$ cat config.mk
export PLATFORM = sky130hd
export DESIGN_NAME = alu
export DESIGN_NICKNAME = alu
export VERILOG_FILES = /design/flow/design.v
export SDC_FILE = /design/flow/constraint.sdc
export NUM_CORES = 4
export LEC_CHECK = 0
export ABC_AREA = 1
export CAP_MARGIN = 5
export CORE_MARGIN = 2
export CORE_UTILIZATION = 70
export CTS_CLUSTER_DIAMETER = 269
export GPL_ROUTABILITY_DRIVEN = 1
export GPL_TIMING_DRIVEN = 1
export MAX_ROUTING_LAYER = met5
export MIN_ROUTING_LAYER = met1
export SLEW_MARGIN = 20
$ cat constraint.sdc
create_clock -name core_clock -period 10.0 [get_ports {i_clk}]
set_input_delay 2.0000 -clock core_clock [delete_from_list [all_inputs] [get_ports {i_clk}]]
set_output_delay 2.0000 -clock core_clock [all_outputs]
set_load 0.01 [all_outputs]
$ cat design.v
module alu #(
    parameter INST_W = 4,
    parameter INT_W  = 6,
    parameter FRAC_W = 10,
    parameter DATA_W = INT_W + FRAC_W
)(
    input                      i_clk,
    input                      i_rst_n,
    input                      i_in_valid,
    output                     o_busy,
    input         [INST_W-1:0] i_inst,
    input  signed [DATA_W-1:0] i_data_a,
    input  signed [DATA_W-1:0] i_data_b,
    output                     o_out_valid,
    output        [DATA_W-1:0] o_data
);
localparam SADD = 4'd0;  
localparam SSUB = 4'd1;  
localparam SMUL = 4'd2;  
localparam SACC = 4'd3;  
localparam SOFT = 4'd4;  
localparam XOR = 4'd5;   
localparam ARSH = 4'd6;  
localparam LROT = 4'd7;  
localparam CLZ = 4'd8;   
localparam RM4 = 4'd9;   
localparam MEM_H = 16;   
integer i;
localparam RANGE1 = 6'b100000;
localparam RANGE2 = 6'b010000;
localparam RANGE3 = 6'b001000;
localparam RANGE4 = 6'b000100;
localparam RANGE5 = 6'b000010;
localparam RANGE6 = 6'b000001;
localparam WAIT = 1'b0;
localparam EXE = 1'b1;
reg signed [DATA_W-1:0] comb_result; 
reg [DATA_W-1:0] rot_result; 
reg [DATA_W-1:0] add_sub_result;
reg signed [DATA_W+3:0] acc_result20;
reg signed [DATA_W-1:0] acc_result;
reg signed [DATA_W:0] add_sub_result17;
reg [DATA_W-1:0] arsh_result;
reg [2*DATA_W-1:0] lrot_base;
reg [DATA_W-1:0] lrot_result;
reg [4:0] clz_result;
reg [12:0] rm4_result;
reg [7:0] clz8;
reg [3:0] clz4;
wire [5:0] soft_range;
reg signed [DATA_W-1:0] soft_result;
reg [DATA_W-1:0] o_data_buffer;
reg busy_buffer;
reg ovalid_buffer;
reg [INST_W-1:0] inst_buffer;
reg signed [DATA_W-1:0] data_a_buffer;
reg signed [DATA_W-1:0] data_b_buffer;
reg signed [DATA_W+3:0] acc_mem [MEM_H-1:0];     
reg cs, ns;
always @(posedge i_clk or negedge i_rst_n) begin
    if(!i_rst_n) begin
        for (i=0; i<16; i=i+1) begin
            acc_mem[i] <= 20'd0;
        end
    end
    else if (inst_buffer == SACC)begin
        acc_mem[data_a_buffer[3:0]] <= acc_result20;
    end
end
always @(posedge i_clk or negedge i_rst_n) begin
    if(!i_rst_n) begin
        cs <= WAIT;
    end
    else begin
        cs <= ns;
    end
end
always @(*) begin
    if (cs == WAIT) begin
        ns = (i_in_valid) ? EXE : WAIT;
    end
    else begin
        ns = WAIT;
    end
end
always @(posedge i_clk or negedge i_rst_n) begin
    if(!i_rst_n) begin
        busy_buffer <= 1'b0;
        ovalid_buffer <= 1'b0;
        inst_buffer <= 4'd0;
        o_data_buffer <= 16'd0;
        data_a_buffer <= 16'd0;
        data_b_buffer <= 16'd0;
    end
    else begin
        inst_buffer <= i_inst;
        o_data_buffer <= comb_result;
        data_a_buffer <= i_data_a;
        data_b_buffer <= i_data_b;
        if (cs == WAIT) begin
            busy_buffer <= (i_in_valid) ? 1'b1 : 1'b0;
            ovalid_buffer <= 1'b0;
        end
        else begin
            busy_buffer <= 1'b0;
            ovalid_buffer <= 1'b1;
        end
    end
end
assign o_data = o_data_buffer;
assign o_out_valid = ovalid_buffer;
assign o_busy = busy_buffer;
assign soft_range[5] = data_a_buffer >= 16'sh0800;                                      
assign soft_range[4] = (data_a_buffer >= 16'sh0000) && (data_a_buffer < 16'sh0800);     
assign soft_range[3] = (data_a_buffer >= 16'shfc00) && (data_a_buffer < 16'sh0000);     
assign soft_range[2] = (data_a_buffer >= 16'shf800) && (data_a_buffer < 16'shfc00);     
assign soft_range[1] = (data_a_buffer >= 16'shf400) && (data_a_buffer < 16'shf800);     
assign soft_range[0] = (data_a_buffer < 16'shf400);                                     
always @(*) begin
    comb_result = 16'd0;
    case(inst_buffer)
        SADD : begin
            comb_result = add_sub_result;
        end
        SSUB : begin
            comb_result = add_sub_result;
        end 
        SMUL : begin
            comb_result = S_mul(data_a_buffer, data_b_buffer);
        end
        SACC : begin
            comb_result = acc_result;
        end
        SOFT : begin
            comb_result = soft_result;
        end
        XOR : begin
            comb_result = data_a_buffer ^ data_b_buffer;
        end
        ARSH : begin
            comb_result = arsh_result;
        end
        LROT : begin
            comb_result = lrot_result;
        end
        CLZ : begin
            comb_result = (clz_result[4]) ? 16'h0010 : {12'b0, clz_result[3:0]};
        end
        RM4 : begin
            comb_result = {3'd0,rm4_result};
        end
    endcase
end
always @(*) begin
    acc_result20 = (acc_mem[data_a_buffer[3:0]] + data_b_buffer);
    if (acc_result20 > 20'sh07fff) begin
        acc_result = 16'h7fff;
    end
    else if (acc_result20 < 20'shf8000) begin
        acc_result = 16'h8000;
    end
    else begin
        acc_result = acc_result20[DATA_W-1:0];
    end
end
always @(*) begin
    add_sub_result17 = (inst_buffer[0]) ? (data_a_buffer - data_b_buffer) : (data_a_buffer + data_b_buffer);
    if (!add_sub_result17[DATA_W]) begin  
        add_sub_result = (add_sub_result17 > 17'sh07fff) ? 16'h7fff : add_sub_result17[DATA_W-1:0];  
    end
    else begin   
        add_sub_result = (add_sub_result17 < 17'sh18000) ? 16'h8000 : add_sub_result17[DATA_W-1:0];
    end
end
always @(*) begin
    soft_result = 16'd0;
    case (soft_range)
        RANGE1 : begin               
            soft_result = data_a_buffer;                                                                     
        end 
        RANGE2 : begin                           
            soft_result = dev3($signed({data_a_buffer, 1'b0}) + 18'sh00800);     
        end
        RANGE3 : begin
            soft_result = dev3($signed(({data_a_buffer[DATA_W-1], data_a_buffer})) + 18'sh00800);          
        end
        RANGE4 : begin
            soft_result = dev9($signed({data_a_buffer, 1'b0}) + 18'sh01400);     
        end
        RANGE5 : begin
            soft_result = dev9($signed({data_a_buffer[DATA_W-1], data_a_buffer}) + 18'sh00c00);          
        end
        RANGE6 : begin
            soft_result = 16'd0;                                                                     
        end
    endcase
end
always @(*) begin
    arsh_result = data_a_buffer >>> data_b_buffer[4:0];
end
always @(*) begin
    lrot_base = {2{data_a_buffer}};
    lrot_result = lrot_base[(5'd16-data_b_buffer[4:0])+:DATA_W];
end
always @(*) begin
    clz_result[4] = (~|data_a_buffer);
    clz_result[3] = (~|data_a_buffer[15:8]);
    clz8 = (clz_result[3]) ? data_a_buffer[7:0] : data_a_buffer[15:8];
    clz_result[2] = (~|clz8[7:4]);
    clz4 = (clz_result[2]) ? clz8[3:0] : clz8[7:4];
    clz_result[1] = (~|clz4[3:2]);
    clz_result[0] = (clz_result[1]) ? ~clz4[1] : ~clz4[3];
end
always @(*) begin
    for (i=0; i<13; i=i+1) begin
        rm4_result[i] = data_a_buffer[i+:4] == data_b_buffer[(15-i)-:4];
    end
end
function automatic [DATA_W-1:0] S_mul;
    input signed [DATA_W-1:0] data_a;
    input signed [DATA_W-1:0] data_b;
    reg signed [2*DATA_W-1:0] mul_result;
    begin
        mul_result = data_a * data_b;
        if (!mul_result[2*DATA_W-1]) begin
            if (mul_result > 32'sh01fffc00) begin
                S_mul = 16'h7fff;  
            end
            else begin
                S_mul = (mul_result[9]) ? mul_result[25:10] + 16'sd1 : mul_result[25:10];   
            end
        end
        else begin
            if (mul_result < 32'shfe000000) begin
                S_mul = 16'h8000;   
            end
            else begin
                S_mul = (mul_result[9]) ? mul_result[25:10] + 16'sd1 : mul_result[25:10];   
            end
        end
    end
endfunction
localparam EXT_BIT = 10;
function automatic [DATA_W-1:0] dev3;
    input signed [17:0] devident;        
    reg signed [EXT_BIT+17:0] ext_devident;
    reg signed [EXT_BIT+17:0] Q0;
    reg signed [EXT_BIT+17:0] Q1;
    reg signed [EXT_BIT+17:0] Q2;
    reg signed [EXT_BIT+17:0] Q3, Q3_plus1;
    begin
        ext_devident = {devident, 10'b0};            
        Q0 = ((ext_devident >> 2) + ext_devident) >> 2;
        Q1 = (Q0 + ext_devident) >> 1;
        Q2 = ((Q1 >> 6) + Q1);
        Q3 = ((Q2 >> 12) + Q2) >> 1;
        Q3_plus1 = Q3 + $signed({18'h00001,10'b0});   
        dev3 = (Q3[EXT_BIT-1]) ? Q3_plus1[EXT_BIT+15:EXT_BIT] : Q3[EXT_BIT+15:EXT_BIT];
    end
endfunction
function automatic [DATA_W-1:0] dev9;
    input signed [17:0] devident;
    reg signed [EXT_BIT+17:0] ext_devident;
    reg signed [EXT_BIT+17:0] Q0;
    reg signed [EXT_BIT+17:0] Q1;
    reg signed [EXT_BIT+17:0] Q2;
    reg signed [EXT_BIT+17:0] Q3, Q3_plus1;
    begin
        ext_devident = {devident, 10'b0};    
        Q0 = ((ext_devident >> 1) + ext_devident) >> 1;
        Q1 = (Q0 + ext_devident) >> 1;
        Q2 = ((Q1 >> 6) + Q1);
        Q3 = ((Q2 >> 12) + Q2) >> 3;
        Q3_plus1 = Q3 + $signed({18'h00001,10'b0});   
        dev9 = (Q3[EXT_BIT-1]) ? Q3_plus1[EXT_BIT+15:EXT_BIT] : Q3[EXT_BIT+15:EXT_BIT];
    end
endfunction
endmodule
$ cat run.sh
#!/bin/bash
# the make line also repeats each setting of config.mk as NAME=value (left out here)
make -C /OpenROAD-flow-scripts/flow DESIGN_CONFIG=/design/flow/config.mk WORK_HOME=/design/flow/orfs CLKGATE_MAP_FILE= finish
==> impl_metrics.yaml, run 1 <==
# implementation run metrics
routing:
  first_pass_iters: 7
  wl_per_cell_um: 21.6
  drc: 0
  antenna_left: 0
  vias_per_cell: 6.31
  drtIter0Drc: 4736
  routed_wirelength_mm: 145
  num_vias: 42354
timing:
  max_freq_mhz: 105
  worst_hold_slack_ps: 430
  hold_violations: 0
  period_used_pct: 94.9
  fin_crit_ps: 9490
  setup_viol: 0
  fin_tns_setup_ps: 0
  slew_headroom_pct: 24.5
  drv_slew: 0
  skew_ps: 63.5
  worst_pin_slew_ps: 1130
  rsz0062_at_grt: "no"
clocking:
  tritoncts: "done"
  cts_hold_buf: 0
  cts.sinks: 374
  cts-root-buf: "clkbuf_16"
  numCtsBuffers: 40
  htreeDepth: 2
  cts.clk_slew.worst_paths_ps: 60
  clk-insertion-delay-late_ps: 600
  clockBufferDepth: 3
logic_synthesis:
  ys_seq_share_pct: 21.9
  ys.flops: 374
  synth_area_um2: 42800
  yosysTopAreaCell: "dfrtp_1"
  syn_area_per_cell_um2: 7.27
  ys_warn_count: 2
  async_flop_share_pct: 100
  synthAdderAreaFrac_pct: 24.6
  post-synth-top-count-cell: "nand2_1"
  xor_area_share_pct: 5.53
  synth-edff-count: 0
  yosys_area_um2: 42800
  ys_sh_mux_pct: 0.0467
  synth_cell_types: 76
  syn_inst: 5889
  aoi_share_pct: 15.5
  top_cells_by_area: "dfrtp_1 (22%), nand2_1 (13%), fa_1 (13%), ha_1 (12%), inv_1 (8.0%)"
  ys_cells: 5889
  yosys.area.top_type_share_pct: 21.9
  common_cells: "nand2_1 (1510), inv_1 (916), o21ai_0 (502)"
  syn-num-nets: 6607
  flop_cell: "dfrtp_1"
  synth-simple-area-share_pct: 22.6
  ys_top_logic_family: "adder cells"
status:
  status: "finished clean"
global_route:
  grtUsageMet2_pct: 72.6
  busiest_layer: "met2"
  grt_pass1_vias: 41700
  grt_util_all_layers_pct: 46.0
  antenna_found_initial: 3
  grt_pass1_wl_mm: 226
  grt_start_max_net_pins: 136
  grt_use_met1_pct: 56.9
  overflow: 0
  met3_usage_pct: 11.0
critical_path:
  path_class: "flop to flop"
  r2r_start: "data_a_buffer[15]"
  cp_slowest_cell: "dfrtp_1"
  worstPathRequired_ps: 10410
  r2r_end: "o_data_buffer[5]"
  r2r_setup_slack_ps: 510
  crit_arrival_ps: 9910
  cp_common_cell: "nand2_1"
  reg2reg_depth: 30
  start_kind: "flop"
  crit_buf_inv: 4
  cp_slowest_stage_delay_ps: 930
  crit_path_end: "o_data_buffer[5]"
  crit_family: "adder cells"
  cp_max_fo: 13
  critical_path_depth: 30
  crit_start: "data_a_buffer[15]"
  critPathCaptureType: "flop"
floorplan:
  ioPinCount: 57
  chipHeight_um: 251
  core_area_um2: 60500
  die_x_um: 251
  design.die.area_um2: 63200
  fp_util_pct: 70.8
  num_rows: 90
min_path:
  min_path_cells: 0
  hp-class: "flop to flop"
  min_to: "ovalid_buffer"
  hp-start: "busy_buffer"
flow_run:
  cap_violations: 0
  warnings: 59
finish:
  syn_to_final_growth_pct: 7.18
  fill_cells: 4420
  final_nets: 6621
placed_design:
  io_buffers: 56
  globalplace.congestion: 1.07
  dp_hpwl_mm: 108
through the flow:
step,std cells,area (µm²),setup slack (ps),util [%]
after floorplan,5889,42800,1980,-
after global placement,6641,44400,1100,73.4
after detailed placement,6641,44400,879,73.4
after CTS,6713,45800,851,75.7
after global routing,6715,45900,23.9,75.9
final,6716,45900,506,75.9
what timing repair did:
| action | CTS | global route |
|---|---|---|
| setup endpoints to repair | 0 | 13 |
| gates resized | 0 | 14 |
| setup buffers | 0 | 2 |
per-layer routing:
| layer | up-vias | wire [µm] | part of all wire [%] |
|---|---|---|---|
| li1 | 19070 | - | - |
| met1 | 19764 | 52200 | 36 |
| met2 | 2759 | 64500 | 44 |
| met3 | 757 | 17600 | 12 |
| met4 | 4 | 10900 | 7.5 |
| met5 | - | 30 | 0.021 |
final cells by class:
class	instances	area [µm²]	area share, %
Multi-Input combinational cell	4378	29300	63.8
Sequential cell	374	9360	20.4
Inverter	966	3630	7.91
Timing Repair Buffer	143	1230	2.69
Clock buffer	55	1120	2.43
Tap cell	782	978	2.13
Clock inverter	17	298	0.649
Antenna cell	1	2.50	0.00545
==> run 2: changes to the inputs <==
- CAP_MARGIN: 5 -> 20
- CORE_UTILIZATION: 70 -> 72
- CTS_CLUSTER_DIAMETER: 269 -> 295
- CTS_CLUSTER_SIZE: default -> 98
- GPL_ROUTABILITY_DRIVEN: 1 -> default
- GPL_TIMING_DRIVEN: 1 -> default
- MAX_ROUTING_LAYER: met5 -> default
- MIN_ROUTING_LAYER: met1 -> default
- SETUP_SLACK_MARGIN: default -> 0.91
- clock period: 10.0 -> 4.94 ns (I/O delays scaled with it)
==> impl_metrics.yaml, run 2 <==
# flow metrics
logic_synthesis:
  syn-num-nets: 6607
  flop_cell: "dfrtp_1"
  synth_area_um2: 42800
  post-synth-top-count-cell: "nand2_1"
  syn_inst: 5889
  top_cells_by_area: "dfrtp_1 (22%), nand2_1 (13%), fa_1 (13%), ha_1 (12%), inv_1 (8.0%)"
  ys_seq_share_pct: 21.9
  yosysTopAreaCell: "dfrtp_1"
  aoi_share_pct: 15.5
  synth-edff-count: 0
  async_flop_share_pct: 100
  ys_sh_mux_pct: 0.0467
  syn_area_per_cell_um2: 7.27
  common_cells: "nand2_1 (1510), inv_1 (916), o21ai_0 (502)"
  yosys_area_um2: 42800
  ys_top_logic_family: "adder cells"
  xor_area_share_pct: 5.53
  synthAdderAreaFrac_pct: 24.6
  yosys.area.top_type_share_pct: 21.9
  synth-simple-area-share_pct: 22.6
  synth_cell_types: 76
  ys.flops: 374
  ys_warn_count: 2
  ys_cells: 5889
global_route:
  overflow: 2008
  grt_util_all_layers_pct: 93.8
floorplan:
  core_area_um2: 58900
  fp_util_pct: 72.7
  ioPinCount: 57
  num_rows: 89
  design.die.area_um2: 61400
  die_x_um: 248
  chipHeight_um: 248
placed_design:
  dp_hpwl_mm: 139
  placed_cell_area_um2: 53800
  io_buffers: 56
  globalplace.congestion: 1.18
status:
  haltStage: "global routing (5_1_grt)"
  error_line: "[ERROR GRT-0116] Global routing finished with congestion. Check the congestion regions in the DRC Viewer."
  status: "stopped before the end"
clocking:
  numCtsBuffers: 7
  cts.sinks: 374
  clockBufferDepth: 3
  cts-root-buf: "clkbuf_16"
  htreeDepth: 1
## run 2: per-stage QoR
stage | hold WS, ps | setup slack (ps) | instances
floorplan | 435 | -2460 | 5889
global placement | 388 | -2710 | 7756
detailed placement | 390 | -3290 | 7756
CTS | 381 | -2990 | 7906
## run 2: metal layers
layer  track usage, %  GRT overflow
met5             60.9             7
met4              102           580
met3             83.2            62
met2              109          1292
met1             87.8            67
## run 2: repair_timing
action,in CTS
setup endpoints to repair,272
buffers inserted,139
gates cloned,2
hold buffers,0
pin swaps,197
resized,442
==> run 3: changes to the inputs <==
- CAP_MARGIN: 20 -> 5
- CELL_PAD_IN_SITES_GLOBAL_PLACEMENT: default -> 3
- CORE_ASPECT_RATIO: default -> 1.43
- CORE_MARGIN: 2 -> 8
- CORE_UTILIZATION: 72 -> 36
- CTS_CLUSTER_DIAMETER: 295 -> 335
- CTS_CLUSTER_SIZE: 98 -> default
- GPL_ROUTABILITY_DRIVEN: default -> 1
- GPL_TIMING_DRIVEN: default -> 1
- MAX_ROUTING_LAYER: default -> met4
- MIN_ROUTING_LAYER: default -> met1
- PLACE_DENSITY_LB_ADDON: default -> 0.27
- SETUP_SLACK_MARGIN: 0.91 -> -0.48
- TNS_END_PERCENT: default -> 40
- clock period: 4.94 -> 7.58 ns (I/O delays scaled with it)
==> impl_metrics.yaml, run 3 <==
# implementation run metrics
status:
  status: "finished with violations"
  so.violations: "negative setup slack"
flow_run:
  warnings: 56
  cap_violations: 0
logic_synthesis:
  synth-simple-area-share_pct: 22.6
  post-synth-top-count-cell: "nand2_1"
  ys_seq_share_pct: 21.9
  synthAdderAreaFrac_pct: 24.6
  syn_area_per_cell_um2: 7.27
  syn-num-nets: 6607
  yosys.area.top_type_share_pct: 21.9
  flop_cell: "dfrtp_1"
  aoi_share_pct: 15.5
  ys_sh_mux_pct: 0.0467
  yosysTopAreaCell: "dfrtp_1"
  ys_top_logic_family: "adder cells"
  synth_area_um2: 42800
  synth-edff-count: 0
  yosys_area_um2: 42800
  top_cells_by_area: "dfrtp_1 (22%), nand2_1 (13%), fa_1 (13%), ha_1 (12%), inv_1 (8.0%)"
  syn_inst: 5889
  common_cells: "nand2_1 (1510), inv_1 (916), o21ai_0 (502)"
  xor_area_share_pct: 5.53
  async_flop_share_pct: 100
  ys_cells: 5889
  ys.flops: 374
  ys_warn_count: 2
  synth_cell_types: 76
routing:
  first_pass_iters: 8
  wl_per_cell_um: 20.8
  drtIter0Drc: 2749
  num_vias: 43500
  antenna_left: 0
  vias_per_cell: 5.10
  drc: 0
  routed_wirelength_mm: 177
timing:
  period_used_pct: 106
  fin_crit_ps: 8030
  worst_pin_slew_ps: 1160
  rsz0062_at_grt: "yes"
  worst_hold_slack_ps: 416
  max_freq_mhz: 124
  drv_slew: 0
  finalWorstSetupSlack_ps: -452
  slew_headroom_pct: 21.8
  skew_ps: 34.4
  hold_violations: 0
  setup_viol: 16
critical_path:
  start_kind: "flop"
  crit_path_end: "o_data_buffer[10]"
  crit_arrival_ps: 8490
  r2r_end: "o_data_buffer[10]"
  reg2reg_depth: 53
  path_class: "flop to flop"
  worstPathRequired_ps: 8040
  cp_common_cell: "nand2_1"
  r2r_start: "data_a_buffer[2]"
  cp_max_fo: 4
  critPathCaptureType: "flop"
  crit_buf_inv: 5
  crit_start: "data_a_buffer[2]"
  critical_path_depth: 53
  cp_slowest_stage_delay_ps: 460
  cp_slowest_cell: "dfrtp_2"
  r2r_setup_slack_ps: -450
  crit_family: "simple AND/OR/NAND/NOR gates"
global_route:
  antenna_found_initial: 1
  met3_usage_pct: 2.64
  grt_start_max_net_pins: 107
  busiest_layer: "met2"
  grt_util_all_layers_pct: 27.0
  grtUsageMet2_pct: 47.8
  grt_pass1_wl_mm: 265
  grt_pass1_vias: 44016
  overflow: 0
  grt_use_met1_pct: 31.2
clocking:
  cts.clk_slew.worst_paths_ps: 60
  cts-root-buf: "clkbuf_16"
  tritoncts: "done"
  clockBufferDepth: 3
  numCtsBuffers: 40
  clk-insertion-delay-late_ps: 610
  cts.sinks: 374
  htreeDepth: 2
  cts_hold_buf: 0
min_path:
  min_path_cells: 0
  min_to: "ovalid_buffer"
  hp-start: "busy_buffer"
  hp-class: "flop to flop"
placed_design:
  globalplace.congestion: 0.979
  io_buffers: 56
  dp_hpwl_mm: 143
  place_ws_ps: -1000
floorplan:
  design.die.area_um2: 130000
  die_x_um: 304
  fp_util_pct: 36.2
  num_rows: 151
  ioPinCount: 57
  core_area_um2: 118000
  chipHeight_um: 428
finish:
  final_nets: 7688
  syn_to_final_growth_pct: 32.6
-- run 3: layout make-up --
cell class | instances | area [µm²]
multi-input combinational | 4378 | 31000
fill | 12111 | 61500
inverter | 966 | 3640
timing repair buffer | 1210 | 9540
clock inverter | 11 | 156
antenna | 1 | 2.50
clock buffer | 63 | 1210
tap | 1530 | 1910
sequential | 374 | 9370
-- run 3: stage by stage --
stage          utilization (%)  std cells  area [µm²]  setup TNS [ps]
2_1_floorplan                -       5889       42800           -2980
3_3_place_gp              45.0       8410       53200          -12640
3_5_place_dp              45.0       8410       53200          -12820
4_1_cts                   46.5       8496       55000           -6840
5_1_grt                   48.0       8532       56800          -14330
6_report                  48.0       8533       56800           -5740
-- run 3: what timing repair did --
item                       CTS  global route
pin swaps                   22           193
gates resized               73           308
setup endpoints to repair   16            16
setup buffers               13            48
-- run 3: per-layer routing --
metal  routed length [µm]  up-vias  part of all wire [%]
li1                     -    21189                     -
met1                70700    20871                    40
met2                89600     1093                    51
met3                 7870      347                   4.4
met4                 9010        0                   5.1
met5                    0        -                     0
==> run 4: changes to the inputs <==
- ABC_AREA: 1 -> default
- CAP_MARGIN: 5 -> 20
- CELL_PAD_IN_SITES_GLOBAL_PLACEMENT: 3 -> default
- CORE_ASPECT_RATIO: 1.43 -> default
- CORE_MARGIN: 8 -> 2
- CORE_UTILIZATION: 36 -> 70
- CTS_CLUSTER_DIAMETER: 335 -> 211
- GPL_ROUTABILITY_DRIVEN: 1 -> default
- GPL_TIMING_DRIVEN: 1 -> default
- MAX_ROUTING_LAYER: met4 -> default
- MIN_ROUTING_LAYER: met1 -> default
- PLACE_DENSITY: default -> 0.66
- PLACE_DENSITY_LB_ADDON: 0.27 -> default
- SETUP_SLACK_MARGIN: -0.48 -> 1.8
- TNS_END_PERCENT: 40 -> 5
- clock period: 7.58 -> 6.04 ns (I/O delays scaled with it)
==> impl_metrics.yaml, run 4 <==
# flow metrics
floorplan:
  chipHeight_um: 246
  core_area_um2: 57900
  die_x_um: 246
  fp_util_pct: 71.1
  ioPinCount: 57
  num_rows: 88
  design.die.area_um2: 60700
logic_synthesis:
  top_cells_by_area: "dfrtp_1 (23%), fa_1 (13%), ha_1 (12%), nand2_1 (5.7%), xnor2_1 (5.6%)"
  ys_cells: 4846
  post-synth-top-count-cell: "nand2_1"
  async_flop_share_pct: 100
  xor_area_share_pct: 7.91
  synthAdderAreaFrac_pct: 25.6
  synth_area_um2: 41200
  synth_cell_types: 100
  flop_cell: "dfrtp_1"
  yosys.area.top_type_share_pct: 22.7
  common_cells: "nand2_1 (620), o21ai_0 (457), inv_1 (455)"
  synth-edff-count: 0
  ys_seq_share_pct: 22.7
  syn-num-nets: 5564
  ys_sh_mux_pct: 2.03
  ys_top_logic_family: "adder cells"
  syn_inst: 4846
  yosys_area_um2: 41200
  aoi_share_pct: 20.1
  syn_area_per_cell_um2: 8.49
  ys_warn_count: 2
  ys.flops: 374
  synth-simple-area-share_pct: 15.3
  yosysTopAreaCell: "dfrtp_1"
clocking:
  numCtsBuffers: 35
  clockBufferDepth: 3
  cts-root-buf: "clkbuf_16"
  cts_hold_buf: 0
  cts.sinks: 374
  htreeDepth: 2
placed_design:
  globalplace.congestion: 1.09
  io_buffers: 56
  dp_hpwl_mm: 125
global_route:
  overflow: 237
  grt_util_all_layers_pct: 81.7
status:
  error_line: "[ERROR GRT-0116] Global routing finished with congestion. Check the congestion regions in the DRC Viewer."
  haltStage: "global routing (5_1_grt)"
  status: "stopped before the end"
run 4: repair_timing:
action                                  CTS
pin swaps                               193
buffers inserted                        131
resized                                 303
endpoints found under the setup margin  288
run 4: stage by stage:
step	TNS [ps]	area, µm²	instances	setup slack [ps]
floorplan	-43330	41500	4846	-2950
CTS	-44730	54100	6746	-3050
global placement	-46540	50700	6553	-3290
detailed placement	-52280	50700	6553	-3650
run 4: metal layers:
| metal | overflow | track usage, % |
|---|---|---|
| met5 | 0 | 40.0 |
| met2 | 103 | 96.8 |
| met3 | 6 | 69.0 |
| met1 | 2 | 80.2 |
| met4 | 126 | 82.6 |
==> run 5: changes to the inputs <==
- ABC_AREA: default -> 1
- CAP_MARGIN: 20 -> 0
- CTS_CLUSTER_DIAMETER: 211 -> 335
- GPL_ROUTABILITY_DRIVEN: default -> 0
- GPL_TIMING_DRIVEN: default -> 1
- HOLD_SLACK_MARGIN: default -> 0.3
- MAX_ROUTING_LAYER: default -> met5
- MIN_ROUTING_LAYER: default -> met1
- PLACE_DENSITY: 0.66 -> default
- SETUP_SLACK_MARGIN: 1.8 -> default
- TNS_END_PERCENT: 5 -> default
- clock period: 6.04 -> 10.5 ns (I/O delays scaled with it)
==> impl_metrics.yaml, run 5 <==
# implementation run metrics
critical_path:
  path_class: "flop to flop"
  crit_path_end: "o_data_buffer[4]"
  reg2reg_depth: 49
  r2r_start: "data_a_buffer[7]"
  cp_slowest_stage_delay_ps: 1050
  worstPathRequired_ps: 10990
  cp_slowest_cell: "dfrtp_1"
  crit_start: "data_a_buffer[7]"
  r2r_end: "o_data_buffer[4]"
  cp_max_fo: 18
  start_kind: "flop"
  critical_path_depth: 49
  r2r_setup_slack_ps: 920
  crit_family: "AND-OR/OR-AND gates"
  critPathCaptureType: "flop"
  cp_common_cell: "a21oi_1"
  crit_buf_inv: 5
  crit_arrival_ps: 10080
placed_design:
  io_buffers: 56
  placed_cell_area_um2: 44400
  dp_hpwl_mm: 104
routing:
  vias_per_cell: 6.16
  antenna_left: 0
  drc: 0
  drtIter0Drc: 4773
  num_vias: 41439
  wl_per_cell_um: 20.6
  met2_length_mm: 60.5
  wl_met1_mm: 51.1
  first_pass_iters: 13
  dr_wl_met3_mm: 17.7
  highest_layer: "met5"
  routed_wirelength_mm: 138
clocking:
  clk-insertion-delay-late_ps: 620
  clockBufferDepth: 3
  cts.sinks: 374
  numCtsBuffers: 42
  cts.clk_slew.worst_paths_ps: 60
  tritoncts: "done"
  htreeDepth: 2
  cts-root-buf: "clkbuf_16"
  cts_hold_buf: 0
logic_synthesis:
  syn_area_per_cell_um2: 7.27
  aoi_share_pct: 15.5
  ys_cells: 5889
  yosysTopAreaCell: "dfrtp_1"
  async_flop_share_pct: 100
  synth_cell_types: 76
  ys_sh_mux_pct: 0.0467
  ys_seq_share_pct: 21.9
  top_cells_by_area: "dfrtp_1 (22%), nand2_1 (13%), fa_1 (13%), ha_1 (12%), inv_1 (8.0%)"
  synth-edff-count: 0
  synth_area_um2: 42800
  syn-num-nets: 6607
  ys_top_logic_family: "adder cells"
  flop_cell: "dfrtp_1"
  ys_warn_count: 2
  post-synth-top-count-cell: "nand2_1"
  yosys.area.top_type_share_pct: 21.9
  common_cells: "nand2_1 (1510), inv_1 (916), o21ai_0 (502)"
  ys.flops: 374
  xor_area_share_pct: 5.53
  yosys_area_um2: 42800
  synth-simple-area-share_pct: 22.6
  syn_inst: 5889
  synthAdderAreaFrac_pct: 24.6
floorplan:
  chipHeight_um: 251
  core_area_um2: 60500
  num_rows: 90
  ioPinCount: 57
  design.die.area_um2: 63200
  fp_util_pct: 70.8
  die_x_um: 251
timing:
  rsz0062_at_grt: "no"
  drv_slew: 0
  skew_ps: 49.6
  hold_violations: 0
  setup_viol: 0
  fin_tns_setup_ps: 0
  fin_crit_ps: 9580
  worst_pin_slew_ps: 1240
  max_freq_mhz: 104
  period_used_pct: 91.3
  slew_headroom_pct: 17.5
status:
  status: "finished clean"
min_path:
  min_path_cells: 0
  hp-class: "flop to flop"
  hp-start: "busy_buffer"
  min_to: "ovalid_buffer"
finish:
  fill_cells: 4729
  final_area_um2: 46000
  final_nets: 6624
  final_core_util_pct: 76.1
  syn_to_final_growth_pct: 7.43
global_route:
  grt_start_max_net_pins: 197
  grt_pass1_wl_mm: 217
  antenna_found_initial: 5
  grt_pass1_vias: 40258
  overflow: 0
  grt_util_all_layers_pct: 44.0
flow_run:
  cap_violations: 0
  warnings: 56
## run 5: area by class of cell
class	instances	area, µm²	share of cell area [%]
flip-flops and latches	374	9370	20.4
well taps	782	978	2.13
repair buffers	144	1260	2.74
clock inverters	27	402	0.873
clock buffers	50	1140	2.48
multi-input cells	4378	29200	63.5
diodes	3	7.51	0.0163
inverters	966	3630	7.89
## run 5: per-layer routing
layer / track usage [%] / up-vias
met4: 23.4 / 15
met5: 2.24 / -
met1: 55.0 / 19404
met2: 68.0 / 2334
li1: - / 19090
met3: 14.2 / 596
## run 5: per-stage QoR
step	hold WS [ps]	setup slack (ps)	instances
2_1_floorplan	435	2480	5889
6_report	405	915	6724
4_1_cts	408	930	6720
3_5_place_dp	392	947	6643
5_1_grt	422	55.9	6721
3_3_place_gp	390	999	6643
## run 5: timing repair
| action | in CTS | in global routing |
|---|---|---|
| resized | 0 | 5 |
| setup endpoints to repair | 0 | 6 |
| setup buffers | 0 | 0 |
==> run 6: changes to the inputs <==
- CAP_MARGIN: 0 -> 10
- CTS_CLUSTER_DIAMETER: 335 -> 237
- HOLD_SLACK_MARGIN: 0.3 -> default
- clock period: 10.5 -> 9.66 ns (I/O delays scaled with it)
==> impl_metrics.yaml, run 6 <==
# implementation run metrics
critical_path:
  start_kind: "flop"
  critPathCaptureType: "flop"
  cp_max_fo: 19
  cp_slowest_stage_delay_ps: 1150
  cp_slowest_cell: "dfrtp_1"
  r2r_end: "o_data_buffer[9]"
  r2r_start: "data_b_buffer[5]"
  r2r_setup_slack_ps: 320
  crit_buf_inv: 5
  cp_common_cell: "nand2_1"
  path_class: "flop to flop"
  reg2reg_depth: 30
  worstPathRequired_ps: 10180
  crit_path_end: "o_data_buffer[9]"
  crit_arrival_ps: 9860
  crit_start: "data_b_buffer[5]"
  critical_path_depth: 30
  crit_family: "adder cells"
timing:
  drv_slew: 0
  slew_headroom_pct: 18.9
  setup_viol: 0
  fin_crit_ps: 9340
  hold_violations: 0
  period_used_pct: 96.7
  skew_ps: 22.5
  max_freq_mhz: 107
  worst_pin_slew_ps: 1220
  fin_tns_setup_ps: 0
floorplan:
  chipHeight_um: 251
  ioPinCount: 57
  core_area_um2: 60500
  design.die.area_um2: 63200
  die_x_um: 251
  num_rows: 90
  fp_util_pct: 70.8
global_route:
  grt_pass1_vias: 39843
  overflow: 0
  grt_util_all_layers_pct: 44.3
  grt_start_max_net_pins: 183
  antenna_found_initial: 3
  grt_pass1_wl_mm: 217
routing:
  routed_wirelength_mm: 139
  antenna_left: 0
  drtIter0Drc: 4693
  drc: 0
  wl_per_cell_um: 20.6
  num_vias: 41543
  vias_per_cell: 6.18
  first_pass_iters: 7
min_path:
  hp-class: "flop to flop"
  min_path_cells: 0
  min_to: "ovalid_buffer"
  hp-start: "busy_buffer"
logic_synthesis:
  synth-simple-area-share_pct: 22.6
  ys_top_logic_family: "adder cells"
  top_cells_by_area: "dfrtp_1 (22%), nand2_1 (13%), fa_1 (13%), ha_1 (12%), inv_1 (8.0%)"
  yosysTopAreaCell: "dfrtp_1"
  common_cells: "nand2_1 (1510), inv_1 (916), o21ai_0 (502)"
  ys_sh_mux_pct: 0.0467
  syn-num-nets: 6607
  ys_seq_share_pct: 21.9
  ys_warn_count: 2
  syn_inst: 5889
  synthAdderAreaFrac_pct: 24.6
  yosys_area_um2: 42800
  aoi_share_pct: 15.5
  synth-edff-count: 0
  xor_area_share_pct: 5.53
  synth_area_um2: 42800
  post-synth-top-count-cell: "nand2_1"
  flop_cell: "dfrtp_1"
  async_flop_share_pct: 100
  ys_cells: 5889
  synth_cell_types: 76
  syn_area_per_cell_um2: 7.27
  ys.flops: 374
  yosys.area.top_type_share_pct: 21.9
clocking:
  htreeDepth: 2
  cts.clk_slew.worst_paths_ps: 70
  cts-root-buf: "clkbuf_16"
  tritoncts: "done"
  cts.sinks: 374
  clk-insertion-delay-late_ps: 590
  clockBufferDepth: 3
  numCtsBuffers: 41
flow_run:
  warnings: 56
  cap_violations: 0
placed_design:
  io_buffers: 56
  dp_hpwl_mm: 104
  placed_cell_area_um2: 44400
finish:
  fill_cells: 4785
  syn_to_final_growth_pct: 7.27
  final_nets: 6628
  final_area_um2: 45900
status:
  status: "finished clean"
run 6: final cells by class:
cell class                 instances  area, µm²  area share (%)
timing repair buffer             149       1280            2.78
antenna                            2       5.00          0.0109
multi-input combinational       4378      29300            63.8
clock inverter                    14        198           0.430
sequential                       374       9360            20.4
clock buffer                      58       1180            2.57
inverter                         966       3630            7.90
tap                              782        978            2.13
run 6: timing repair:
action / in CTS / in global routing
buffers inserted: 0 / 2
hold buffers: 0 / 0
endpoints found under the setup margin: 0 / 13
gates resized: 0 / 19
run 6: per-layer routing:
| layer | wire length [µm] | track usage, % | part of all wire, % | vias to the layer above |
|---|---|---|---|---|
| li1 | - | - | - | 19086 |
| met1 | 51400 | 55.4 | 37 | 19460 |
| met2 | 60900 | 69.2 | 44 | 2392 |
| met3 | 17300 | 13.8 | 12 | 603 |
| met4 | 8920 | 23.3 | 6.4 | 2 |
| met5 | 35 | 0 | 0.025 | - |
run 6: stage by stage:
stage	util, %	instances	setup slack [ps]	hold slack [ps]
after CTS	75.8	6719	388	412
after global placement	73.5	6647	550	387
after floorplan	-	5889	1640	435
after detailed placement	73.5	6647	423	397
final	76.0	6723	316	410
after global routing	76.0	6721	-80.9	425
==> run 7: changes to the inputs <==
- CAP_MARGIN: 10 -> 5
- CTS_CLUSTER_DIAMETER: 237 -> 269
- HOLD_SLACK_MARGIN: default -> 0.27
- clock period: 9.66 -> 9.92 ns (I/O delays scaled with it)
==> impl_metrics.yaml, run 7 <==
# implementation run metrics
timing:
  worst_pin_slew_ps: 1160
  hold_violations: 0
  fin_crit_ps: 9210
  setup_viol: 0
  max_freq_mhz: 109
  slew_headroom_pct: 20.5
  skew_ps: 40.6
  period_used_pct: 92.9
  drv_slew: 0
  rsz0062_at_grt: "no"
  fin_tns_setup_ps: 0
  finalWorstSetupSlack_ps: 708
clocking:
  cts_hold_buf: 0
  cts-root-buf: "clkbuf_16"
  clk-insertion-delay-late_ps: 620
  htreeDepth: 2
  clockBufferDepth: 3
  numCtsBuffers: 43
  tritoncts: "done"
  cts.clk_slew.worst_paths_ps: 70
  cts.sinks: 374
routing:
  routed_wirelength_mm: 137
  drc: 0
  first_pass_iters: 11
  antenna_left: 0
  vias_per_cell: 6.13
  num_vias: 41225
  drtIter0Drc: 4455
  wl_per_cell_um: 20.4
logic_synthesis:
  synthAdderAreaFrac_pct: 24.6
  xor_area_share_pct: 5.53
  syn_area_per_cell_um2: 7.27
  yosys_area_um2: 42800
  synth-simple-area-share_pct: 22.6
  ys_sh_mux_pct: 0.0467
  yosys.area.top_type_share_pct: 21.9
  aoi_share_pct: 15.5
  synth-edff-count: 0
  syn-num-nets: 6607
  post-synth-top-count-cell: "nand2_1"
  top_cells_by_area: "dfrtp_1 (22%), nand2_1 (13%), fa_1 (13%), ha_1 (12%), inv_1 (8.0%)"
  async_flop_share_pct: 100
  synth_cell_types: 76
  ys_top_logic_family: "adder cells"
  synth_area_um2: 42800
  ys.flops: 374
  common_cells: "nand2_1 (1510), inv_1 (916), o21ai_0 (502)"
  ys_warn_count: 2
  flop_cell: "dfrtp_1"
  yosysTopAreaCell: "dfrtp_1"
  ys_seq_share_pct: 21.9
  ys_cells: 5889
  syn_inst: 5889
critical_path:
  r2r_setup_slack_ps: 710
  crit_arrival_ps: 9700
  cp_slowest_cell: "o21ai_0"
  crit_path_end: "o_data_buffer[1]"
  cp_slowest_stage_delay_ps: 430
  r2r_end: "o_data_buffer[1]"
  cp_common_cell: "nand2_1"
  crit_buf_inv: 4
  cp_max_fo: 26
  critical_path_depth: 50
  worstPathRequired_ps: 10400
  crit_family: "AND-OR/OR-AND gates"
  r2r_start: "data_a_buffer[2]"
  start_kind: "flop"
  path_class: "flop to flop"
  reg2reg_depth: 50
  critPathCaptureType: "flop"
  crit_start: "data_a_buffer[2]"
flow_run:
  warnings: 56
  cap_violations: 0
min_path:
  hp-class: "flop to flop"
  hp-start: "busy_buffer"
  min_path_cells: 0
  min_to: "ovalid_buffer"
floorplan:
  ioPinCount: 57
  num_rows: 90
  core_area_um2: 60500
  die_x_um: 251
  chipHeight_um: 251
  fp_util_pct: 70.8
  design.die.area_um2: 63200
global_route:
  grt_start_max_net_pins: 113
  overflow: 0
  grt_pass1_vias: 39950
  antenna_found_initial: 5
  grt_util_all_layers_pct: 43.8
  grt_pass1_wl_mm: 215
finish:
  final_core_util_pct: 75.8
  fill_cells: 4743
  final_nets: 6624
  syn_to_final_growth_pct: 7.10
  stdcell_count: 6723
  layout.area.seq_um2: 9360
  multiInputGateArea_um2: 29200
placed_design:
  dp_hpwl_mm: 103
  place_ws_ps: 921
  io_buffers: 56
  place_inst: 6642
status:
  status: "finished clean"
==> run 7: stage by stage <==
stage	hold WS (ps)	cell area (µm²)
finish	414	45900
global placement	390	44400
global route	419	45900
floorplan	435	42800
CTS	404	45800
detailed placement	390	44400
==> run 7: timing repair <==
action | in CTS | in global routing
endpoints found under the setup margin | 0 | 9
setup buffers | 0 | 1
gates resized | 0 | 9
==> run 7: metal layers <==
layer	part of all wire [%]	wire (µm)	GRT usage (%)	up-vias
li1	-	-	-	19108
met1	37	50800	54.0	19243
met2	43	59200	67.4	2252
met3	12	16800	13.4	608
met4	7.2	9870	26.7	14
met5	0.22	307	2.39	-
==> run 7: final cells by class <==
| type | count | area share (%) |
|---|---|---|
| inverter | 966 | 7.91 |
| sequential | 374 | 20.4 |
| clock inverter | 18 | 0.475 |
| tap | 782 | 2.13 |
| clock buffer | 60 | 2.68 |
| multi-input combinational | 4378 | 63.7 |
| timing repair buffer | 143 | 2.67 |
| antenna | 2 | 0.0109 |
==> run 8: changes to the inputs <==
- ABC_AREA: 1 -> default
- CAP_MARGIN: 5 -> 20
- CORE_UTILIZATION: 70 -> 40
- CTS_CLUSTER_DIAMETER: 269 -> default
- GPL_ROUTABILITY_DRIVEN: 0 -> default
- GPL_TIMING_DRIVEN: 1 -> default
- HOLD_SLACK_MARGIN: 0.27 -> default
- MAX_ROUTING_LAYER: met5 -> default
- MIN_ROUTING_LAYER: met1 -> default
- clock period: 9.92 -> 8.87 ns (I/O delays scaled with it)
==> impl_metrics.yaml, run 8 <==
# implementation run metrics
placed_design:
  globalplace.congestion: 1.01
  place_ws_ps: -558
  dp_hpwl_mm: 112
  io_buffers: 56
clocking:
  clockBufferDepth: 3
  numCtsBuffers: 43
  clk-insertion-delay-late_ps: 600
  cts.sinks: 374
  htreeDepth: 2
  cts_hold_buf: 0
  tritoncts: "done"
  cts.clk_slew.worst_paths_ps: 60
  cts-root-buf: "clkbuf_16"
logic_synthesis:
  top_cells_by_area: "dfrtp_1 (23%), fa_1 (13%), ha_1 (12%), nand2_1 (5.7%), xnor2_1 (5.6%)"
  syn_inst: 4846
  flop_cell: "dfrtp_1"
  ys_seq_share_pct: 22.7
  synth-simple-area-share_pct: 15.3
  synthAdderAreaFrac_pct: 25.6
  syn-num-nets: 5564
  aoi_share_pct: 20.1
  common_cells: "nand2_1 (620), o21ai_0 (457), inv_1 (455)"
  post-synth-top-count-cell: "nand2_1"
  synth_area_um2: 41200
  syn_area_per_cell_um2: 8.49
  ys.flops: 374
  xor_area_share_pct: 7.91
  yosys_area_um2: 41200
  yosys.area.top_type_share_pct: 22.7
  ys_sh_mux_pct: 2.03
  synth-edff-count: 0
  ys_warn_count: 2
  yosysTopAreaCell: "dfrtp_1"
  synth_cell_types: 100
  async_flop_share_pct: 100
  ys_top_logic_family: "adder cells"
  ys_cells: 4846
critical_path:
  r2r_end: "o_data_buffer[9]"
  start_kind: "flop"
  crit_buf_inv: 7
  cp_max_fo: 4
  cp_slowest_cell: "a222oi_1"
  critical_path_depth: 47
  crit_path_end: "o_data_buffer[9]"
  crit_family: "AND-OR/OR-AND gates"
  reg2reg_depth: 47
  crit_arrival_ps: 9760
  r2r_setup_slack_ps: -420
  crit_start: "data_a_buffer[2]"
  path_class: "flop to flop"
  cp_common_cell: "buf_4"
  cp_slowest_stage_delay_ps: 620
  worstPathRequired_ps: 9340
  critPathCaptureType: "flop"
  r2r_start: "data_a_buffer[2]"
finish:
  syn_to_final_growth_pct: 23.0
  fill_cells: 9823
  final_nets: 6098
min_path:
  hp-class: "flop to flop"
  min_to: "ovalid_buffer"
  hp-start: "busy_buffer"
  min_path_cells: 0
timing:
  max_freq_mhz: 108
  worst_hold_slack_ps: 405
  worst_pin_slew_ps: 1020
  finalWorstSetupSlack_ps: -417
  slew_headroom_pct: 31.7
  drv_slew: 0
  skew_ps: 24.6
  setup_viol: 12
  hold_violations: 0
  rsz0062_at_grt: "yes"
  period_used_pct: 105
  fin_crit_ps: 9290
flow_run:
  warnings: 57
  cap_violations: 0
status:
  so.violations: "negative setup slack"
  status: "finished with violations"
floorplan:
  core_area_um2: 102000
  chipHeight_um: 325
  ioPinCount: 57
  die_x_um: 325
  design.die.area_um2: 105000
  num_rows: 117
  fp_util_pct: 40.4
global_route:
  overflow: 0
  grt_pass1_wl_mm: 225
  grt_pass1_vias: 37527
  antenna_found_initial: 1
  grt_start_max_net_pins: 157
  met3_usage_pct: 4.27
  busiest_layer: "met2"
  grt_use_met1_pct: 38.4
  grt_util_all_layers_pct: 27.4
  grtUsageMet2_pct: 43.0
routing:
  drc: 0
  vias_per_cell: 5.62
  drtIter0Drc: 3607
  num_vias: 38092
  routed_wirelength_mm: 147
  first_pass_iters: 7
  antenna_left: 0
  wl_per_cell_um: 21.7
[run 8: what timing repair did]
action                     in CTS  in global routing
buffers inserted               66                 25
setup endpoints to repair      16                 16
resized                       120                150
pin swaps                     123                113
[run 8: layer usage]
metal / vias to the layer above / wire length [µm] / share of wire, %
met5: - / 13 / 0.0088
li1: 17862 / - / -
met1: 18566 / 64300 / 44
met4: 2 / 5720 / 3.9
met2: 1376 / 65500 / 45
met3: 286 / 11600 / 7.9
[run 8: stage by stage]
step	TNS, ps	cells	utilization, %	area [µm²]
after CTS	-652	6757	48.7	49700
after global placement	-3440	6615	46.3	47200
after floorplan	-393	4846	-	41400
after global routing	-9440	6780	49.7	50600
final	-1970	6781	49.7	50600
after detailed placement	-5680	6615	46.3	47200
[run 8: area by class of cell]
type / count / area [µm²] / share of cell area, %
Tap cell: 1368 / 1710 / 3.38
Clock buffer: 57 / 1190 / 2.35
Clock inverter: 20 / 229 / 0.452
Antenna cell: 1 / 2.50 / 0.00494
Inverter: 460 / 1730 / 3.42
Multi-Input combinational cell: 3791 / 30800 / 60.9
Timing Repair Buffer: 710 / 5590 / 11.0
Sequential cell: 374 / 9370 / 18.5
==> run 9: changes to the inputs <==
- CORE_UTILIZATION: 40 -> 15
- clock period: 8.87 -> 16.9 ns (I/O delays scaled with it)
==> impl_metrics.yaml, run 9 <==
# implementation run metrics
status:
  status: "finished clean"
timing:
  rsz0062_at_grt: "no"
  period_used_pct: 67.2
  finalWorstSetupSlack_ps: 5550
  max_freq_mhz: 88.1
  drv_slew: 0
  setup_viol: 0
  slew_headroom_pct: 16.5
  skew_ps: 71.0
  hold_violations: 0
  worst_pin_slew_ps: 1240
  fin_crit_ps: 11350
  fin_tns_setup_ps: 0
logic_synthesis:
  syn_inst: 4846
  synth-edff-count: 0
  ys_cells: 4846
  yosysTopAreaCell: "dfrtp_1"
  ys_sh_mux_pct: 2.03
  aoi_share_pct: 20.1
  post-synth-top-count-cell: "nand2_1"
  synth-simple-area-share_pct: 15.3
  ys_top_logic_family: "adder cells"
  common_cells: "nand2_1 (620), o21ai_0 (457), inv_1 (455)"
  top_cells_by_area: "dfrtp_1 (23%), fa_1 (13%), ha_1 (12%), nand2_1 (5.7%), xnor2_1 (5.6%)"
  flop_cell: "dfrtp_1"
  async_flop_share_pct: 100
  synthAdderAreaFrac_pct: 25.6
  yosys_area_um2: 41200
  synth_cell_types: 100
  syn_area_per_cell_um2: 8.49
  syn-num-nets: 5564
  ys.flops: 374
  ys_warn_count: 2
  ys_seq_share_pct: 22.7
  xor_area_share_pct: 7.91
  synth_area_um2: 41200
  yosys.area.top_type_share_pct: 22.7
clocking:
  cts_hold_buf: 0
  cts.clk_slew.worst_paths_ps: 60
  cts-root-buf: "clkbuf_16"
  clk-insertion-delay-late_ps: 640
  htreeDepth: 2
  cts_resized: 0
  numCtsBuffers: 41
  cts.sinks: 374
  clockBufferDepth: 3
  cts_setup_buffers: 0
  tritoncts: "done"
critical_path:
  crit_family: "AND-OR/OR-AND gates"
  cp_slowest_cell: "o41ai_1"
  crit_buf_inv: 2
  r2r_end: "o_data_buffer[14]"
  cp_slowest_stage_delay_ps: 610
  reg2reg_depth: 48
  start_kind: "flop"
  cp_common_cell: "a21oi_1"
  critPathCaptureType: "flop"
  crit_arrival_ps: 11820
  worstPathRequired_ps: 17370
  r2r_setup_slack_ps: 5550
  path_class: "flop to flop"
  cp_max_fo: 20
  critical_path_depth: 48
  crit_path_end: "o_data_buffer[14]"
  r2r_start: "data_a_buffer[2]"
  crit_start: "data_a_buffer[2]"
floorplan:
  design.die.area_um2: 279000
  num_rows: 192
  die_x_um: 528
  core_area_um2: 273000
  ioPinCount: 57
  fp_util_pct: 15.1
  chipHeight_um: 528
global_route:
  overflow: 0
  grt_pass1_vias: 34698
  antenna_found_initial: 7
  grt_pass1_wl_mm: 219
  grt_start_max_net_pins: 123
  grt_util_all_layers_pct: 10.1
min_path:
  min_to: "ovalid_buffer"
  min_path_cells: 0
  hp-start: "busy_buffer"
  hp-class: "flop to flop"
finish:
  final_area_um2: 47500
  syn_to_final_growth_pct: 15.5
  fill_cells: 30672
  multiInputGateArea_um2: 29300
  final_nets: 5546
  stdcell_count: 8449
  layout.area.seq_um2: 9370
placed_design:
  place_inst: 8374
  io_buffers: 56
  place_ws_ps: 5720
  placed_cell_area_um2: 46200
  globalplace.congestion: 0.965
  dp_hpwl_mm: 106
routing:
  num_vias: 35702
  antenna_left: 0
  met2_length_mm: 65.8
  wl_met1_mm: 62.8
  vias_per_cell: 4.23
  routed_wirelength_mm: 144
  wl_per_cell_um: 17.1
  dr_wl_met3_mm: 10.6
  first_pass_iters: 6
  highest_layer: "met5"
  drtIter0Drc: 3212
  drc: 0
flow_run:
  cap_violations: 0
  warnings: 54
run 9: layout make-up:
type | instances | share of cell area, %
inverters | 460 | 3.63
well taps | 3589 | 9.45
repair buffers | 160 | 2.84
clock inverters | 15 | 0.374
flip-flops and latches | 374 | 19.7
diodes | 3 | 0.0158
multi-input cells | 3791 | 61.6
clock buffers | 57 | 2.41
run 9: layer usage:
metal,up-vias,track usage (%)
met1,17403,13.4
met5,-,0
met3,277,1.74
met2,1270,16.6
li1,16744,-
met4,8,3.19
run 9: stage by stage:
stage	utilization [%]	hold WS [ps]
after global placement	16.9	393
after CTS	17.4	413
after floorplan	-	435
final	17.4	408
after global routing	17.4	429
after detailed placement	16.9	398
==> run 10: changes to the inputs <==
- ABC_AREA: default -> 1
- CAP_MARGIN: 20 -> 5
- CORE_ASPECT_RATIO: default -> 1.43
- CORE_MARGIN: 2 -> 8
- CORE_UTILIZATION: 15 -> 33
- CTS_CLUSTER_DIAMETER: default -> 335
- GPL_ROUTABILITY_DRIVEN: default -> 0
- GPL_TIMING_DRIVEN: default -> 1
- MAX_ROUTING_LAYER: default -> met4
- MIN_ROUTING_LAYER: default -> met1
- PLACE_DENSITY_LB_ADDON: default -> 0.27
- SETUP_SLACK_MARGIN: default -> -0.48
- TNS_END_PERCENT: default -> 40
- clock period: 16.9 -> 7.58 ns (I/O delays scaled with it)
==> impl_metrics.yaml, run 10 <==
# implementation run metrics
routing:
  routed_wirelength_mm: 167
  first_pass_iters: 6
  num_vias: 43520
  drc: 0
  drtIter0Drc: 2929
  wl_per_cell_um: 19.4
  antenna_left: 0
  vias_per_cell: 5.07
clocking:
  htreeDepth: 2
  numCtsBuffers: 46
  clk-insertion-delay-late_ps: 680
  tritoncts: "done"
  cts-root-buf: "clkbuf_16"
  cts.clk_slew.worst_paths_ps: 80
  cts_hold_buf: 0
  clockBufferDepth: 3
  cts.sinks: 374
timing:
  period_used_pct: 106
  setup_viol: 16
  worst_pin_slew_ps: 1150
  skew_ps: 61.0
  drv_slew: 0
  slew_headroom_pct: 23.0
  fin_tns_setup_ps: -5130
  finalWorstSetupSlack_ps: -421
  rsz0062_at_grt: "yes"
  worst_hold_slack_ps: 411
  max_freq_mhz: 125
  hold_violations: 0
  fin_crit_ps: 8000
logic_synthesis:
  synthAdderAreaFrac_pct: 24.6
  synth-simple-area-share_pct: 22.6
  syn_area_per_cell_um2: 7.27
  yosys_area_um2: 42800
  aoi_share_pct: 15.5
  xor_area_share_pct: 5.53
  yosysTopAreaCell: "dfrtp_1"
  ys_seq_share_pct: 21.9
  synth-edff-count: 0
  ys.flops: 374
  synth_area_um2: 42800
  common_cells: "nand2_1 (1510), inv_1 (916), o21ai_0 (502)"
  flop_cell: "dfrtp_1"
  post-synth-top-count-cell: "nand2_1"
  syn_inst: 5889
  ys_cells: 5889
  synth_cell_types: 76
  ys_warn_count: 2
  ys_sh_mux_pct: 0.0467
  yosys.area.top_type_share_pct: 21.9
  ys_top_logic_family: "adder cells"
  async_flop_share_pct: 100
  syn-num-nets: 6607
  top_cells_by_area: "dfrtp_1 (22%), nand2_1 (13%), fa_1 (13%), ha_1 (12%), inv_1 (8.0%)"
floorplan:
  num_rows: 158
  chipHeight_um: 447
  core_area_um2: 129000
  ioPinCount: 57
  design.die.area_um2: 142000
  die_x_um: 317
  fp_util_pct: 33.1
flow_run:
  cap_violations: 0
  warnings: 56
critical_path:
  start_kind: "flop"
  reg2reg_depth: 53
  cp_max_fo: 4
  crit_family: "AND-OR/OR-AND gates"
  path_class: "flop to flop"
  r2r_end: "o_data_buffer[4]"
  critPathCaptureType: "flop"
  critical_path_depth: 53
  r2r_setup_slack_ps: -420
  crit_arrival_ps: 8490
  cp_slowest_stage_delay_ps: 440
  crit_path_end: "o_data_buffer[4]"
  cp_slowest_cell: "dfrtp_1"
  crit_buf_inv: 9
  crit_start: "data_a_buffer[4]"
  worstPathRequired_ps: 8070
  r2r_start: "data_a_buffer[4]"
finish:
  syn_to_final_growth_pct: 30.3
  final_nets: 7569
min_path:
  min_to: "ovalid_buffer"
  min_path_cells: 0
  hp-start: "busy_buffer"
  hp-class: "flop to flop"
status:
  so.violations: "negative setup slack"
  status: "finished with violations"
global_route:
  grt_pass1_vias: 43778
  grt_util_all_layers_pct: 23.7
  grt_start_max_net_pins: 133
  overflow: 0
  antenna_found_initial: 7
  grt_pass1_wl_mm: 251
placed_design:
  dp_hpwl_mm: 134
  io_buffers: 56
## run 10: final cells by class
cell class | count | area, µm²
inverters | 966 | 3640
diodes | 10 | 25.0
multi-input cells | 4378 | 30600
well taps | 1680 | 2100
fillers | 13192 | 73500
flip-flops and latches | 374 | 9370
clock buffers | 57 | 1230
clock inverters | 26 | 327
repair buffers | 1085 | 8530
## run 10: per-stage QoR
stage | std cells | instance area [µm²] | worst slack (ps) | utilization, %
floorplan | 5889 | 42800 | -444 | -
global placement | 8451 | 52500 | -980 | 40.6
detailed placement | 8451 | 52500 | -1030 | 40.6
CTS | 8540 | 54500 | -506 | 42.1
global route | 8576 | 55800 | -978 | 43.2
finish | 8576 | 55800 | -421 | 43.2
## run 10: repair_timing
item	in CTS	in global routing
endpoints found under the setup margin	16	16
cloned	0	0
pin swaps	34	114
setup buffers	8	30
gates resized	78	240
## run 10: per-layer routing
metal / vias up / track usage, % / routed length (µm)
li1: 20957 / - / -
met1: 20724 / 24.2 / 59300
met2: 1325 / 42.2 / 84100
met3: 514 / 3.21 / 9140
met4: 0 / 15.9 / 14200
met5: - / - / 0
==> run 11: changes to the inputs <==
- CORE_ASPECT_RATIO: 1.43 -> default
- CORE_MARGIN: 8 -> 2
- CORE_UTILIZATION: 33 -> 72
- GPL_ROUTABILITY_DRIVEN: 0 -> 1
- PLACE_DENSITY: default -> 0.66
- PLACE_DENSITY_LB_ADDON: 0.27 -> default
- SETUP_SLACK_MARGIN: -0.48 -> 1.89
- TNS_END_PERCENT: 40 -> 5
- clock period: 7.58 -> 7.13 ns (I/O delays scaled with it)
==> impl_metrics.yaml, run 11 <==
# flow metrics
status:
  status: "stopped before the end"
  haltStage: "global routing (5_1_grt)"
  error_line: "[ERROR GRT-0116] Global routing finished with congestion. Check the congestion regions in the DRC Viewer."
logic_synthesis:
  synth-edff-count: 0
  yosysTopAreaCell: "dfrtp_1"
  async_flop_share_pct: 100
  ys_warn_count: 2
  flop_cell: "dfrtp_1"
  yosys_area_um2: 42800
  yosys.area.top_type_share_pct: 21.9
  ys_sh_mux_pct: 0.0467
  ys_top_logic_family: "adder cells"
  synth_cell_types: 76
  syn_area_per_cell_um2: 7.27
  synth_area_um2: 42800
  common_cells: "nand2_1 (1510), inv_1 (916), o21ai_0 (502)"
  ys_cells: 5889
  post-synth-top-count-cell: "nand2_1"
  top_cells_by_area: "dfrtp_1 (22%), nand2_1 (13%), fa_1 (13%), ha_1 (12%), inv_1 (8.0%)"
  syn-num-nets: 6607
  aoi_share_pct: 15.5
  synthAdderAreaFrac_pct: 24.6
  ys.flops: 374
  xor_area_share_pct: 5.53
  syn_inst: 5889
  synth-simple-area-share_pct: 22.6
  ys_seq_share_pct: 21.9
floorplan:
  fp_util_pct: 72.7
  die_x_um: 248
  chipHeight_um: 248
  ioPinCount: 57
  design.die.area_um2: 61400
  num_rows: 89
  core_area_um2: 58900
clocking:
  clockBufferDepth: 3
  cts-root-buf: "clkbuf_16"
  cts.sinks: 374
  htreeDepth: 2
  numCtsBuffers: 42
placed_design:
  dp_hpwl_mm: 130
  io_buffers: 56
  place_ws_ps: -1410
  globalplace.congestion: 1.17
  place_inst: 7575
global_route:
  grt_util_all_layers_pct: 90.6
  overflow: 940
-- run 11: what timing repair did --
item                                   in CTS
pin swaps                                 196
cloned                                      1
endpoints found under the hold margin       0
hold buffers                                0
setup endpoints to repair                 272
buffers inserted                          104
gates resized                             392
-- run 11: per-stage QoR --
stage | hold WS [ps] | setup TNS [ps] | cell area [µm²] | utilization [%]
2_1_floorplan | 435 | -3120 | 43000 | -
3_3_place_gp | 385 | -11590 | 51700 | 87.8
3_5_place_dp | 394 | -17530 | 51700 | 87.8
4_1_cts | 433 | -9910 | 55700 | 94.5
-- run 11: metal layers --
metal	GRT usage (%)	overflow
met3	81.1	82
met5	-	-
met2	101	487
met1	85.6	69
met4	95.6	302
